==> flow/design.v (excerpt) <==
module CPU(clk, reset, memory_in, memory_addr, memory_out, memory_write);
	parameter WORD_SIZE = 16, ALU_OP_SIZE = 3, REG_ADDR_SIZE = 3;
	input clk, reset;
	input [WORD_SIZE-1:0] memory_in;
	output [WORD_SIZE-1:0] memory_addr, memory_out;
	output memory_write;
	wire mem_out_mux;
	wire [1:0] ALU_in2_mux, PC_mux, memory_addr_mux, data_in_mux;
	wire reg_buff1_write, reg_buff2_write, status_reg_write, ALU_out_write;
	wire reg_write, PC_write, IR_write;
	wire [4:0] opcode;
	wire [WORD_SIZE-1:0] status_reg;
	control_unit control_unit(clk, reset, ALU_in2_mux, mem_out_mux, PC_mux, memory_addr_mux, data_in_mux,
					 reg_buff1_write, reg_buff2_write, status_reg_write, ALU_out_write,
					 reg_write, PC_write, IR_write, memory_write, opcode, status_reg);
	datapath datapath(clk, ALU_in2_mux, mem_out_mux, PC_mux, memory_addr_mux, data_in_mux,
				reg_buff1_write, reg_buff2_write, status_reg_write, ALU_out_write,
				reg_write, PC_write, IR_write,
				memory_in, memory_addr, memory_out,
				opcode, status_reg);
endmodule
export LEC_CHECK = 0
export CAP_MARGIN = 40
export CORE_MARGIN = 2
export CORE_UTILIZATION = 72
export CTS_CLUSTER_DIAMETER = 147
export MAX_ROUTING_LAYER = met4
export PLACE_DENSITY = 0.66
export SETUP_SLACK_MARGIN = -0.53
export SLEW_MARGIN = 20
create_clock -name core_clock -period 5.8 [get_ports {clk}]
run.sh (not shown) runs the stock make flow with config.mk's settings and CLKGATE_MAP_FILE=.
The baseline stopped in global routing (5_1_grt) with GRT-0232.
Rerun with:
==> flow/config.mk (replaced) <==
export PLATFORM = sky130hd
export DESIGN_NAME = CPU
export DESIGN_NICKNAME = CPU
export VERILOG_FILES = /design/flow/design.v
export SDC_FILE = /design/flow/constraint.sdc
export NUM_CORES = 4
export LEC_CHECK = 0
export ABC_AREA = 1
export CAP_MARGIN = 20
export CORE_ASPECT_RATIO = 0.88
export CORE_MARGIN = 2
export CORE_UTILIZATION = 72
export CTS_CLUSTER_DIAMETER = 94
export CTS_CLUSTER_SIZE = 86
export PLACE_DENSITY = 0.37
export SETUP_SLACK_MARGIN = 0.39
export SLEW_MARGIN = 20
==> flow/constraint.sdc (replaced) <==
create_clock -name core_clock -period 1.53 [get_ports {clk}]
set_input_delay 0.3060 -clock core_clock [delete_from_list [all_inputs] [get_ports {clk}]]
set_output_delay 0.3060 -clock core_clock [all_outputs]
set_load 0.01 [all_outputs]
The changed run failed in clock tree synthesis (4_1_cts) with DPL-0038.
Area after synthesis climbs by 3.1%.
Die size grows by 3.0%.
Synthesized cell count rises by 34%.
Rerun with:
==> flow/config.mk (replaced) <==
export PLATFORM = sky130hd
export DESIGN_NAME = CPU
export DESIGN_NICKNAME = CPU
export VERILOG_FILES = /design/flow/design.v
export SDC_FILE = /design/flow/constraint.sdc
export NUM_CORES = 4
export LEC_CHECK = 0
export ABC_AREA = 1
export CAP_MARGIN = 0
export CELL_PAD_IN_SITES_GLOBAL_PLACEMENT = 0
export CORE_MARGIN = 2
export CORE_UTILIZATION = 72
export GPL_TIMING_DRIVEN = 1
export SETUP_SLACK_MARGIN = 2.3
export SLEW_MARGIN = 20
export TNS_END_PERCENT = 35
==> flow/constraint.sdc (replaced) <==
create_clock -name core_clock -period 11.0 [get_ports {clk}]
set_input_delay 2.2000 -clock core_clock [delete_from_list [all_inputs] [get_ports {clk}]]
set_output_delay 2.2000 -clock core_clock [all_outputs]
set_load 0.01 [all_outputs]
- This time the run finished clean
- die size stays flat
- synthesized cell count is unchanged
- area after synthesis does not change
Rerun with:
==> flow/config.mk (replaced) <==
export PLATFORM = sky130hd
export DESIGN_NAME = CPU
export DESIGN_NICKNAME = CPU
export VERILOG_FILES = /design/flow/design.v
export SDC_FILE = /design/flow/constraint.sdc
export NUM_CORES = 4
export LEC_CHECK = 0
export CAP_MARGIN = 20
export CORE_MARGIN = 2
export CORE_UTILIZATION = 40
export SLEW_MARGIN = 20
==> flow/constraint.sdc (replaced) <==
create_clock -name core_clock -period 7.47 [get_ports {clk}]
set_input_delay 1.4940 -clock core_clock [delete_from_list [all_inputs] [get_ports {clk}]]
set_output_delay 1.4940 -clock core_clock [all_outputs]
set_load 0.01 [all_outputs]
Effect:
- The new run ran to the end with no violations
- wire length goes down by roughly a tenth
- global-route usage drops by 25 points
- register-to-register slack degrades by 2.6 ns
- design area climbs slightly
- critical path depth falls by 11
- synthesized cell count goes down by a quarter to a third
- area after synthesis falls by a few percent
- hold slack got worse by 0.031 ns
Rerun with:
--- a/flow/config.mk
+++ b/flow/config.mk
@@ -9,3 +9,4 @@
 export CORE_MARGIN = 2
-export CORE_UTILIZATION = 40
+export CORE_UTILIZATION = 66
 export SLEW_MARGIN = 20
+export TNS_END_PERCENT = 5
==> flow/constraint.sdc (replaced) <==
create_clock -name core_clock -period 6.29 [get_ports {clk}]
set_input_delay 1.2580 -clock core_clock [delete_from_list [all_inputs] [get_ports {clk}]]
set_output_delay 1.2580 -clock core_clock [all_outputs]
set_load 0.01 [all_outputs]
With this change the flow reached the layout checks and failed them: negative setup slack.
Routed wire length rises by 3.2%.
Flip-flop count stays the same.
Core utilization rises by 32 points.
Worst setup slack degrades by 0.65 ns.


CPU again, from the RTL that the note above started with.
clock: 11.0 ns
lec_check: 0
abc_area: 1
cap_margin: 5
cell_pad_in_sites_global_placement: 0
core_margin: 2
core_utilization: 72
gpl_timing_driven: 1
setup_slack_margin: 2.3
slew_margin: 20
tns_end_percent: 35
The baseline finished clean.
Change:
Settings changed: ABC_AREA 1 to unset, CAP_MARGIN 5 to 20, CELL_PAD_IN_SITES_GLOBAL_PLACEMENT 0 to unset, CORE_UTILIZATION 72 to 58, GPL_TIMING_DRIVEN 1 to unset, SETUP_SLACK_MARGIN 2.3 to unset, TNS_END_PERCENT 35 to unset.
Clock period 11.0 ns to 4.7 ns, I/O delays scaled along.
The changed run finished but failed the layout checks on setup timing. Synthesized area went down by 3.0%. Worst setup slack loses 4.9 ns. Register-to-register slack loses 4.9 ns. Final cell count went down by 12%. Hold slack loses 0.030 ns. Non-clock buffer count went up by 189.
Change:
Settings changed: CORE_UTILIZATION 58 to 40.
Clock period 4.7 ns to 10.0 ns, I/O delays scaled along.
This time the run ran to the end with no violations.
Die size went up by 44%.
Non-clock buffer count went down by 183.
Hold slack gets better by 0.0070 ns.
Wire length went down by 3.2%.
Change:
Settings changed: ABC_AREA set to 1, CORE_UTILIZATION 40 to 72, PLACE_DENSITY set to 0.37, SETUP_SLACK_MARGIN set to 0.39.
Clock period 10.0 ns to 1.53 ns, I/O delays scaled along.
Result: The new run never finished: it broke off in clock tree synthesis (4_1_cts). Area after synthesis grows by 3.1%. Synthesized cell count goes up by 34%. Die area drops by 42%.
Change:
Settings changed: ABC_AREA 1 to unset, CELL_PAD_IN_SITES_DETAIL_PLACEMENT set to 2, CORE_UTILIZATION 72 to 40, PLACE_DENSITY 0.37 to unset, SETUP_SLACK_MARGIN 0.39 to 1.84, TNS_END_PERCENT set to 40.
Clock period 1.53 ns to 10.0 ns, I/O delays scaled along.
Outcome: With this change the flow finished with timing, DRC and antenna clean. Die size came out higher by 73%. Area after synthesis shrinks by 3.0%. Synthesized cell count shrinks by 25%.
Change:
Settings changed: CELL_PAD_IN_SITES_DETAIL_PLACEMENT 2 to unset, CORE_UTILIZATION 40 to 66, MAX_ROUTING_LAYER set to met4, PLACE_DENSITY_LB_ADDON set to 0.01, SETUP_SLACK_MARGIN 1.84 to 1.87, TNS_END_PERCENT 40 to 5.
Clock period 10.0 ns to 6.29 ns, I/O delays scaled along.
What happened:
- This time the run ran to the end with violations: setup timing
- sequential cell count stays the same
- synthesized area stays the same
- setup slack got worse by 2.6 ns
- hold slack degrades by 0.031 ns
- global-route usage came out higher by 15 points
- first-iteration DRC count came out higher by about 80%
- wire length is lower by 13%
